run 1:
// datapath
module datapath (clk, writenum, readnum, write, datapath_in, vsel, loada, loadb, loadc, shift, asel, bsel, ALUop, loads, Z_out, datapath_out);
clock: 5.5 ns
lec_check: 0
abc_area: 1
cap_margin: 40
core_margin: 2
core_utilization: 40
cts_cluster_diameter: 333
cts_cluster_size: 100
slew_margin: 20
tns_end_percent: 25
run.sh (not shown) runs the stock make flow with config.mk's settings and CLKGATE_MAP_FILE=.
Run 1: all stages complete, timing, DRC and antenna checks passed
## Diff of input files: run 2 against run 1
# run 1
export LEC_CHECK = 0
export ABC_AREA = 1
export CAP_MARGIN = 40
export CORE_MARGIN = 2
export CORE_UTILIZATION = 40
export CTS_CLUSTER_DIAMETER = 333
export CTS_CLUSTER_SIZE = 100
export SLEW_MARGIN = 20
export TNS_END_PERCENT = 25
create_clock -name core_clock -period 5.5 [get_ports {clk}]
# run 2
export LEC_CHECK = 0
export CAP_MARGIN = 20
export CORE_MARGIN = 2
export CORE_UTILIZATION = 57
export SLEW_MARGIN = 20
create_clock -name core_clock -period 5.29 [get_ports {clk}]
==> comparison <==
Relative to run 1, number of multi-input combinational cells has decreased by 229 in run 2.
Combinational share of power, run 1 and run 2, lower one = run 1.
Higher die size was reported by run 1, not run 2.
Changes observed in run 2 relative to run 1: hold-critical path depth -1, wire length of the first global-routing pass now sits lower, post-synthesis share of cell area spent on xor and xnor gates higher, flop share of the area shows a reduction of 2.3 points.
Run 2: first-iteration DRC count is 150 lower than what run 1 reported.
> inputs changed (run 2 -> run 3)
# run 2
export LEC_CHECK = 0
export CAP_MARGIN = 20
export CORE_MARGIN = 2
export CORE_UTILIZATION = 57
export SLEW_MARGIN = 20
create_clock -name core_clock -period 5.29 [get_ports {clk}]
# run 3
export LEC_CHECK = 0
export CAP_MARGIN = 20
export CORE_MARGIN = 2
export CORE_UTILIZATION = 72
export PLACE_DENSITY_LB_ADDON = 0.25
export SETUP_SLACK_MARGIN = 0.58
export SLEW_MARGIN = 20
create_clock -name core_clock -period 5.13 [get_ports {clk}]
Notes after the runs:
Run 3 did not finish: a tool error stopped it during 3_5_place_dp.
In summary, run 2 completed successfully, with a layout that passed the timing, design-rule and antenna checks.
Diff run 2..run 3 | complex-gate fraction of the synthesized area | unchanged
The run showing the greater number of rows created at floorplan is run 2.
Taking run 2 as the reference, in run 3 horizontal extent of the die lost about 11%, number of standard cells reported by yosys neither gained nor lost much.
The tally of buffers added on design ports was comparable across run 3 and run 2.
Total die area in run 3 is 0.0035 sq mm lower than in run 2
On last weighted congestion value of the routability-driven placer, the higher figure sits with run 3, not run 2.
Comparing run 2 with run 3, the synthesized area came out essentially unchanged.
Summary: with run 2 as the reference, vertical die size in run 3 moved down by more than 10%.

========
indigo:
The RTL this note starts from:
==> flow/design.v <==
module ALU(Ain,Bin,ALUop,out,Z);
input [15:0] Ain, Bin;
input [1:0] ALUop;
output [15:0] out;
output Z;
assign out = (ALUop == 2'b00) ? (Ain + Bin) : (ALUop == 2'b01) ? (Ain - Bin) : (ALUop == 2'b10) ? (Ain & Bin) : (~Bin) ;
assign Z =  (out == 16'b0000000000000000) ?  1'b1 : 1'b0;
endmodule
module regfile(data_in,writenum,write,readnum,clk,data_out);
input [15:0] data_in;
input [2:0] writenum, readnum;
input write, clk;
output [15:0] data_out;
reg [15:0] R[7:0];  
reg [15:0] data_out;
always_ff @ (posedge clk)
begin 
if (write)  
    R[writenum] <= data_in;   
end  
assign data_out = R[readnum];  
endmodule
module shifter(in,shift,sout);
input [15:0] in;
input [1:0] shift;
output [15:0] sout;
reg [15:0] sout;
always_comb 
begin 
    if (shift == 2'b00)
        sout = in;
    else if (shift == 2'b01)
        sout = in << 1;
    else if (shift == 2'b10)
        sout = in >> 1;
    else if (shift == 2'b11)
    begin
      sout = in >> 1;
      sout[15] = in[15];
    end 
    else 
    sout = 16'bxxxxxxxxxxxxxxxx;
end 
endmodule
module datapath (clk, writenum, readnum, write, datapath_in, vsel, loada, loadb, loadc, shift, asel, bsel, ALUop, loads, Z_out, datapath_out);
input write, clk, loada, loadb, loadc, asel, bsel, loads, vsel;
input [1:0] ALUop, shift;
input [2:0] writenum, readnum;
input [15:0] datapath_in;
output Z_out;
output [15:0] datapath_out;
wire [15:0] data_in;
reg[15:0] aloaded, in;
wire [15:0] Bin, Ain;
reg Z_out;
reg [15:0] datapath_out;
wire [15:0] data_out, sout, out;
wire Z;
assign data_in = vsel ? datapath_in : datapath_out;  
regfile REGFILE(data_in, writenum, write, readnum, clk, data_out);  
always_ff @(posedge clk)  
begin
if (loada == 1) 
begin
 aloaded <= data_out ;
end
end 
always_ff @(posedge clk)  
begin
if (loadb == 1) 
begin
 in <= data_out ;
end
end 
shifter SHIFTER(in,shift,sout);
assign Bin = bsel ? ({11'b0, datapath_in[4:0]}) : sout ;  
assign Ain = asel ? (16'b0000000000000000) : aloaded ;
ALU alu(Ain,Bin,ALUop,out,Z);  
always_ff @(posedge clk)  
begin
if (loads == 1) 
begin
 Z_out <= Z ;
end
end 
always_ff @(posedge clk)  
begin
if (loadc == 1) 
begin
 datapath_out <= out ;
end
end 
endmodule 
make LEC_CHECK=0 CAP_MARGIN=20 CELL_PAD_IN_SITES_GLOBAL_PLACEMENT=2 CORE_ASPECT_RATIO=1.76 CORE_MARGIN=3 CORE_UTILIZATION=53 CTS_CLUSTER_SIZE=83 GPL_ROUTABILITY_DRIVEN=1 MAX_ROUTING_LAYER=met4 MIN_ROUTING_LAYER=met2 PLACE_DENSITY_LB_ADDON=0.14 SLEW_MARGIN=40 TNS_END_PERCENT=15 finish   # period 3.65 ns
Final checks on indigo, whose flow otherwise completed, came back failing, citing setup timing.
diff inputs: indigo => zinc
- removing PLACE_DENSITY_LB_ADDON (formerly 0.14)
- removing TNS_END_PERCENT (formerly 15)
- removing CTS_CLUSTER_SIZE (formerly 83)
- removing CELL_PAD_IN_SITES_GLOBAL_PLACEMENT (formerly 2)
- setting ABC_AREA to 1 for the first time
- changing CORE_UTILIZATION from 53 to 40
- changing SLEW_MARGIN from 40 to 20
- changing CORE_ASPECT_RATIO from 1.76 to 1.84
- changing CORE_MARGIN from 3 to 2
- changing GPL_ROUTABILITY_DRIVEN from 1 to 0
- changing the clock period (ns, I/O delays scaled along) from 3.65 to 5.09
[summary]
zinc | stages: all done | timing, DRC, antenna: all pass. The standard cell with the maximum stage delay on the critical path comes out sky130_fd_sc_hd__clkdlybuf4s50_1 in one run and sky130_fd_sc_hd__or4_4 in the other, namely in zinc and indigo respectively. zinc vs indigo: number of non-clock buffers down in zinc. Internal power of zinc falls short of that of indigo by more than a quarter. Between zinc and indigo, the combinational fraction of the cell area figures differ only marginally. Relative to indigo, the global-route wire length before repair of zinc is higher by about 6.6%. Lower global-route usage over all layers among indigo and zinc: zinc. Design area, indigo and zinc: larger value in indigo.
Power is estimated from default activity; no workload was simulated.
